==> inputs of 03-23 <==
Design microP, start of the top module:
module microP(
    input clk,
    input reset,
    output [7:0] imem_addr,
    input [16:0] imem_data,
    output [7:0] dmem_addr,
    output [7:0] dmem_wdata,
    output dmem_we,
    input [7:0] dmem_rdata,
    input [7:0] data_in,
    output out_we,
    output [7:0] data_out_col,
    output [7:0] data_out_addr
    );
Settings: LEC_CHECK=0, ABC_AREA=1, CAP_MARGIN=20, CORE_MARGIN=2, CORE_UTILIZATION=65, CTS_CLUSTER_DIAMETER=374, CTS_CLUSTER_SIZE=100, PLACE_DENSITY=0.4, SLEW_MARGIN=20, TNS_END_PERCENT=10; clock period 2.5 ns.
run.sh (not shown) runs the stock make flow with config.mk's settings and CLKGATE_MAP_FILE=.
==> inputs of 03-17, as changes to 03-23 <==
--- a/flow/config.mk
+++ b/flow/config.mk
@@ -10,7 +10,6 @@
 export CORE_MARGIN = 2
-export CORE_UTILIZATION = 65
-export CTS_CLUSTER_DIAMETER = 374
-export CTS_CLUSTER_SIZE = 100
-export PLACE_DENSITY = 0.4
-export SLEW_MARGIN = 20
-export TNS_END_PERCENT = 10
+export CORE_UTILIZATION = 72
+export CTS_CLUSTER_DIAMETER = 379
+export CTS_CLUSTER_SIZE = 72
+export PLACE_DENSITY_LB_ADDON = 0.01
+export SLEW_MARGIN = 40
==> flow/constraint.sdc (replaced) <==
create_clock -name core_clock -period 2.01 [get_ports {clk}]
set_input_delay 0.4020 -clock core_clock [delete_from_list [all_inputs] [get_ports {clk}]]
set_output_delay 0.4020 -clock core_clock [all_outputs]
set_load 0.01 [all_outputs]
==> inputs of 09-26, as changes to 03-23 <==
==> flow/config.mk (replaced) <==
export PLATFORM = sky130hd
export DESIGN_NAME = microP
export DESIGN_NICKNAME = microP
export VERILOG_FILES = /design/flow/design.v
export SDC_FILE = /design/flow/constraint.sdc
export NUM_CORES = 4
export LEC_CHECK = 0
export CAP_MARGIN = 20
export CELL_PAD_IN_SITES_DETAIL_PLACEMENT = 2
export CORE_MARGIN = 2
export CORE_UTILIZATION = 40
export MAX_ROUTING_LAYER = met4
export PLACE_DENSITY = 0.6
export SLEW_MARGIN = 20
==> flow/constraint.sdc (replaced) <==
create_clock -name core_clock -period 5.0 [get_ports {clk}]
set_input_delay 1.0000 -clock core_clock [delete_from_list [all_inputs] [get_ports {clk}]]
set_output_delay 1.0000 -clock core_clock [all_outputs]
set_load 0.01 [all_outputs]
==> results <==
Buffer depth of the longest clock path: 09-26 2; 03-17 -; 03-23 2
Most repeated cell in the gate-level netlist after synthesis: 09-26 sky130_fd_sc_hd__edfxtp_1; 03-17 sky130_fd_sc_hd__nand2_1; 03-23 sky130_fd_sc_hd__nand2_1
Chip width: 09-26 159 µm; 03-17 120 µm; 03-23 127 µm
Aoi share: 09-26 0.159; 03-17 0.103; 03-23 0.103
DP Wirelength: 09-26 26400 µm; 03-17 29400 µm; 03-23 23100 µm
Area after detailed placement: 09-26 10700 µm²; 03-17 12400 µm²; 03-23 11800 µm²
Clock Sink Count: 09-26 162; 03-17 -; 03-23 162
Status: 09-26 timing/DRC/antenna clean; 03-17 aborted with a tool error; 03-23 aborted with a tool error
Last stage reached: 09-26 -; 03-17 clock tree synthesis (4_1_cts); 03-23 global routing (5_1_grt)
Row Count: 09-26 56; 03-17 42; 03-23 44
Number of instances in the synthesized netlist: 09-26 929; 03-17 1285; 03-23 1285
Number of distinct library cell variants in the gate-level netlist after synthesis: 09-26 85; 03-17 44; 03-23 44
Core Area: 09-26 23500 µm²; 03-17 13200 µm²; 03-23 14600 µm²
Clock Tree Root: 09-26 sky130_fd_sc_hd__clkbuf_16; 03-17 -; 03-23 sky130_fd_sc_hd__clkbuf_16

========
==> inputs of run F <==
Starting RTL as in the previous note.
Settings: LEC_CHECK=0, CAP_MARGIN=20, CORE_MARGIN=2, CORE_UTILIZATION=68, CTS_CLUSTER_DIAMETER=224, CTS_CLUSTER_SIZE=37, SETUP_SLACK_MARGIN=-0.26, SLEW_MARGIN=20; clock period 3.51 ns.
==> run K (differences from run F) <==
ABC_AREA = 1   (was default)
CORE_UTILIZATION = 62   (was 68)
CTS_CLUSTER_DIAMETER = 374   (was 224)
CTS_CLUSTER_SIZE = 100   (was 37)
PLACE_DENSITY = 0.6   (was default)
SETUP_SLACK_MARGIN = default   (was -0.26)
==> flow/constraint.sdc (replaced) <==
create_clock -name core_clock -period 2.83 [get_ports {clk}]
set_input_delay 0.5660 -clock core_clock [delete_from_list [all_inputs] [get_ports {clk}]]
set_output_delay 0.5660 -clock core_clock [all_outputs]
set_load 0.01 [all_outputs]
==> comparison table <==
Yosys stat cell total: run F 929; run K 1285
Placed cell areas: run F 0.0113 sq mm; run K 0.0114 sq mm
Die area: run F 0.0151 sq mm; run K 0.0168 sq mm
DP Wirelength: run F 24200 microns; run K 22500 microns
Status: run F did not finish; run K complete, but fails checks
Stage where the flow stopped: run F 5_1_grt; run K -
Violated checks: run F -; run K setup timing
Inst Count DP: run F 1248; run K 1633
Core area: run F 0.0138 sq mm; run K 0.0153 sq mm
Adders+Majority by Area: run F 4.79%; run K 4.71%
Area fraction in mux cells: run F 11.9%; run K 0%
AND/OR/NAND/NOR Cells, Area Fraction: run F 14.6%; run K 29.4%
Xor and xnor area share after synthesis: run F 1.64%; run K 1.26%
Register area share after synthesis: run F 45.2%; run K 44.5%
Setup slack after placement: run F -229 ps; run K -364 ps
Number of standard cells after synthesis: run F 929; run K 1285
RePlAce Congestion: run F 1.05; run K 0.975
Cells resized by post-CTS repair: run F 3; run K 55
Post-CTS Setup Inserts: run F 0; run K 7
Syn_nets: run F 999; run K 1355
Die x size: run F 123 microns; run K 130 microns
Yosys cell types: run F 85; run K 44
Starting density of the core: run F 69.5%; run K 63.8%
Compound-gate portion of the synthesized area: run F 15.9%; run K 10.3%
Synthesized area: run F 0.00961 sq mm; run K 0.00977 sq mm
Fraction of post-synthesis cell area in the top cell type by area: run F 34.4%; run K 33.8%
DIE HEIGHT: run F 123 microns; run K 130 microns
Synthesized area per cell: run F 10.3 sq um; run K 7.60 sq um
